==> flow/design.v <==
`timescale 1ns / 1ps
module FourBitCPU(rst, clk, opcode, address, myinput, myoutput, HLT, s_flag, z_flag, c_flag);
parameter n=4;
localparam DEPTH = 2**n;
input rst, clk;
input [3:0] opcode;
input [n-1:0] address;
input [7:0] myinput;
output reg [7:0] myoutput;
output reg HLT, s_flag, z_flag, c_flag;
reg [n-1:0] stackPoint;
reg [7:0] stackReg [0:DEPTH-1];
reg [7:0] mem [0:DEPTH-1];
reg [4:0] progCount;
integer i;
wire [n-1:0] addrNext = address + 1'b1;
wire [n-1:0] spDec    = stackPoint - 1'b1;
wire [7:0] memA   = mem[address];
wire [7:0] memA1  = mem[addrNext];
wire [7:0] mem0   = mem[0];
wire [7:0] stkTop = stackReg[stackPoint];
wire [8:0] sum    = {1'b0, memA} + {1'b0, myinput};
wire       borrow = (memA < myinput);
wire [7:0] andRes = memA & myinput;
wire [7:0] orRes  = memA | myinput;
wire [7:0] xorRes = memA ^ myinput;
always @(posedge clk)
begin
if (rst)
begin
  for (i=0; i<DEPTH; i=i+1)
    begin
      mem[i] <= i;
      stackReg[i] <= i;
    end
  c_flag <= 0;
  z_flag <= 0;
  s_flag <= 0;
  myoutput <= 0;
  HLT <= 0;
  progCount <= 0;
  stackPoint <= 4'b1110;
end
else if (progCount < 16 && !HLT)
begin
progCount <= progCount + 1;
case(opcode)
4'b0000:       
begin
  {c_flag, myoutput} <= sum;
  if (memA == 0) z_flag <= 1;
  s_flag <= 1'b0;
end
4'b0001:       
begin
  s_flag <= borrow;
  c_flag <= borrow;
  z_flag <= (memA == 0);
  myoutput <= memA;
end
4'b0010:       
begin
  mem[address] <= memA1;
  mem[addrNext] <= memA;
  myoutput <= memA1;
end
4'b0011:       
begin
  mem[address] <= mem0;
  if (mem0 == 0) z_flag <= 1;
  myoutput <= mem0;
end
4'b0100:       
begin
  myoutput <= memA >> 1;
end
4'b0101:       
begin
  mem[address] <= myinput;
  myoutput <= myinput;
  z_flag <= (myinput == 0);
end
4'b0110:       
begin
  myoutput <= memA;
  z_flag <= (memA == 0);
end
4'b0111:       
begin
  mem[address] <= andRes;
  myoutput <= andRes;
  if (andRes == 0) z_flag <= 1;
end
4'b1000:       
begin
  c_flag <= 0;
  z_flag <= 0;
  s_flag <= 0;
  myoutput <= memA;
end
4'b1001:       
begin
  mem[address] <= orRes;
  myoutput <= orRes;
  z_flag <= (orRes == 0);
  c_flag <= 1'b0;
  s_flag <= 1'b0;
end
4'b1010:       
begin
  mem[address] <= xorRes;
  myoutput <= xorRes;
  z_flag <= (xorRes == 0);
  c_flag <= 1'b0;
  s_flag <= 1'b0;
end
4'b1011:       
begin
  stackPoint <= spDec;
  stackReg[spDec] <= memA;
  myoutput <= memA;
end
4'b1100:       
begin
  mem[address] <= stkTop;
  stackPoint <= stackPoint + 1'b1;
  myoutput <= stkTop;
end
4'b1101:       
begin
  myoutput <= memA << 1;
  z_flag <= (memA == 0);
end
4'b1110:       
begin
  mem[address] <= ~memA;
  myoutput <= ~memA;
end
4'b1111:       
begin
  HLT <= 1'b1;
end
default: myoutput <= 0;
endcase
end
end
endmodule
Settings: LEC_CHECK=0, CAP_MARGIN=20, CORE_MARGIN=2, CORE_UTILIZATION=72, PLACE_DENSITY_LB_ADDON=0.01, SETUP_SLACK_MARGIN=0.69, SLEW_MARGIN=20; clock period 4.12 ns.
run.sh (not shown) runs the stock make flow with config.mk's settings and CLKGATE_MAP_FILE=.
Edit:
- CORE_UTILIZATION: 72 -> 70
- PLACE_DENSITY_LB_ADDON: 0.01 -> unset
- SETUP_SLACK_MARGIN: 0.69 -> unset
- clock period: 4.12 -> 3.44 ns (I/O delays scaled with it)
What happened: Now the flow finished but failed the layout checks on setup timing; total power rises by 17%; die size rises by 2.8%; non-clock buffer count rises by 104; setup slack got worse by 0.42 ns; utilization falls by 2.1 points; routed wire length falls by 7.9%.
Edit:
- CELL_PAD_IN_SITES_GLOBAL_PLACEMENT: unset -> 0
- CORE_ASPECT_RATIO: unset -> 1.06
- CORE_UTILIZATION: 70 -> 67
- CTS_CLUSTER_SIZE: unset -> 36
- GPL_ROUTABILITY_DRIVEN: unset -> 1
- GPL_TIMING_DRIVEN: unset -> 1
- SETUP_SLACK_MARGIN: unset -> 0.01
- SLEW_MARGIN: 20 -> 15
- TNS_END_PERCENT: unset -> 95
- clock period: 3.44 -> 3.21 ns (I/O delays scaled with it)
With this change the flow died in 5_1_grt.
Synthesized cell count does not change.
Die area rises by 4.4%.
Area after synthesis does not change.
Edit:
- CELL_PAD_IN_SITES_GLOBAL_PLACEMENT: 0 -> unset
- CORE_ASPECT_RATIO: 1.06 -> unset
- CORE_UTILIZATION: 67 -> 40
- CTS_CLUSTER_SIZE: 36 -> unset
- GPL_ROUTABILITY_DRIVEN: 1 -> unset
- GPL_TIMING_DRIVEN: 1 -> unset
- SETUP_SLACK_MARGIN: 0.01 -> 1.35
- SLEW_MARGIN: 15 -> 20
- TNS_END_PERCENT: 95 -> unset
- clock period: 3.21 -> 5.73 ns (I/O delays scaled with it)
=> This time the run went through all stages and came out clean. Synthesized area is unchanged. Die area came out higher by 66%. Synthesized cell count stays the same.
Edit:
- SETUP_SLACK_MARGIN: 1.35 -> unset
The changed run ran to the end with no violations.
Combinational power stays flat.
Utilization increases by 0.17 points.
Clock skew increases by 0.0099 ns.
Wire length decreases by 1.1%.
Design area increases by about 0.38%.
Final cell count barely changes.
Worst setup slack got worse by 0.35 ns.
Global-route usage decreases by 0.40 points.
Clock-buffer cell count decreases by 1.

---

## run 1
// FourBitCPU: RTL as listed in full above, without the edits since
clock: 4.73 ns
lec_check: 0
cap_margin: 20
core_margin: 2
core_utilization: 72
place_density: 0.4
setup_slack_margin: 0.63
slew_margin: 20
tns_end_percent: 5
Run 1 reached the end of the flow, and the finished layout is clean on the timing, design-rule and antenna checks.
What run 2 does differently from run 1 at the input level:
- CORE_UTILIZATION changed from 72 to 40
- PLACE_DENSITY removed (was 0.4)
- TNS_END_PERCENT removed (was 5)
- GPL_ROUTABILITY_DRIVEN newly set to 0
- SETUP_SLACK_MARGIN removed (was 0.63)
- CAP_MARGIN changed from 20 to 15
- the clock period (ns, I/O delays scaled along) changed from 4.73 to 8.0
## What came out
When run 2 is set beside run 1, its number of clock buffer instances in the layout turns out to be 9 larger.
Synthesized area came out exactly the same in run 2 and run 1.
Taking run 1 as the reference point, the relative contribution of combinational cells to total power of run 2 falls by 4.1 points.
Looking at delay of the slowest cell on the worst path, run 2 sits 0.24 ns higher than run 1 does.
Summary: with run 1 as the reference, height of the chip in run 2 moved up by more than a quarter.
The final layout from run 2, which completed every stage, passed the timing, design-rule and antenna checks at the end of the flow.
The following lists how run 3 was set up differently from run 2:
- SETUP_SLACK_MARGIN now 0.69, previously not set
- GPL_ROUTABILITY_DRIVEN no longer set, was 0
- CTS_CLUSTER_SIZE now 15, previously not set
- CAP_MARGIN now 20, was 15
- CTS_CLUSTER_DIAMETER now 28, previously not set
- PLACE_DENSITY_LB_ADDON now 0.01, previously not set
- CORE_UTILIZATION now 72, was 40
- the clock period (ns, I/O delays scaled along) now 4.12, was 8.0
==> results <==
Flow for run 3 halted at 5_1_grt, error code GRT-0232. Looking at starting density of the core, run 3 sits above run 2. Run 3 vs. run 2: vertical die dimension went down by 25%. | number of buffers inserted to repair setup after CTS | run 3 vs run 2 | 24 higher |. Per the comparison of run 3 with run 2, total die size decreased by 44% relative to the old numbers; area of the core down about 45%.

---

RTL: the design.v shown in full above, as it stands there.
==> flow/config.mk <==
export PLATFORM = sky130hd
export DESIGN_NAME = FourBitCPU
export DESIGN_NICKNAME = FourBitCPU
export VERILOG_FILES = /design/flow/design.v
export SDC_FILE = /design/flow/constraint.sdc
export NUM_CORES = 4
export LEC_CHECK = 0
export CAP_MARGIN = 20
export CORE_MARGIN = 2
export CORE_UTILIZATION = 68
export SLEW_MARGIN = 20
==> flow/constraint.sdc <==
create_clock -name core_clock -period 12.1 [get_ports {clk}]
set_input_delay 2.4200 -clock core_clock [delete_from_list [all_inputs] [get_ports {clk}]]
set_output_delay 2.4200 -clock core_clock [all_outputs]
set_load 0.01 [all_outputs]
Next try:
CORE_UTILIZATION = 72   (was 68)
CTS_CLUSTER_SIZE = 37   (was unset)
SETUP_SLACK_MARGIN = 1.51   (was unset)
clock period = 5.25 ns   (was 12.1 ns; I/O delays follow)
What happened: The changed run finished clean; power rose to 2.6 times its value; worst hold slack gains 14 ps; final cell count goes up by 3.9%; flip-flop count does not change; first-iteration DRC count goes up by 90%; sequential power rises by 130%; cell area rose by 10%.
Next try:
CORE_ASPECT_RATIO = 1.48   (was unset)
CORE_UTILIZATION = 40   (was 72)
CTS_CLUSTER_DIAMETER = 365   (was unset)
CTS_CLUSTER_SIZE = unset   (was 37)
SETUP_SLACK_MARGIN = 1.9   (was 1.51)
clock period = 8.0 ns   (was 5.25 ns; I/O delays follow)
=> Global-route usage shrinks by 29 points; power shrinks by 41%; register-to-register slack improved by 2100 ps; core utilization shrinks by 43 points; worst setup slack improved by 1100 ps.
Power figures rest on the tool's default switching activity, not on a simulated workload.
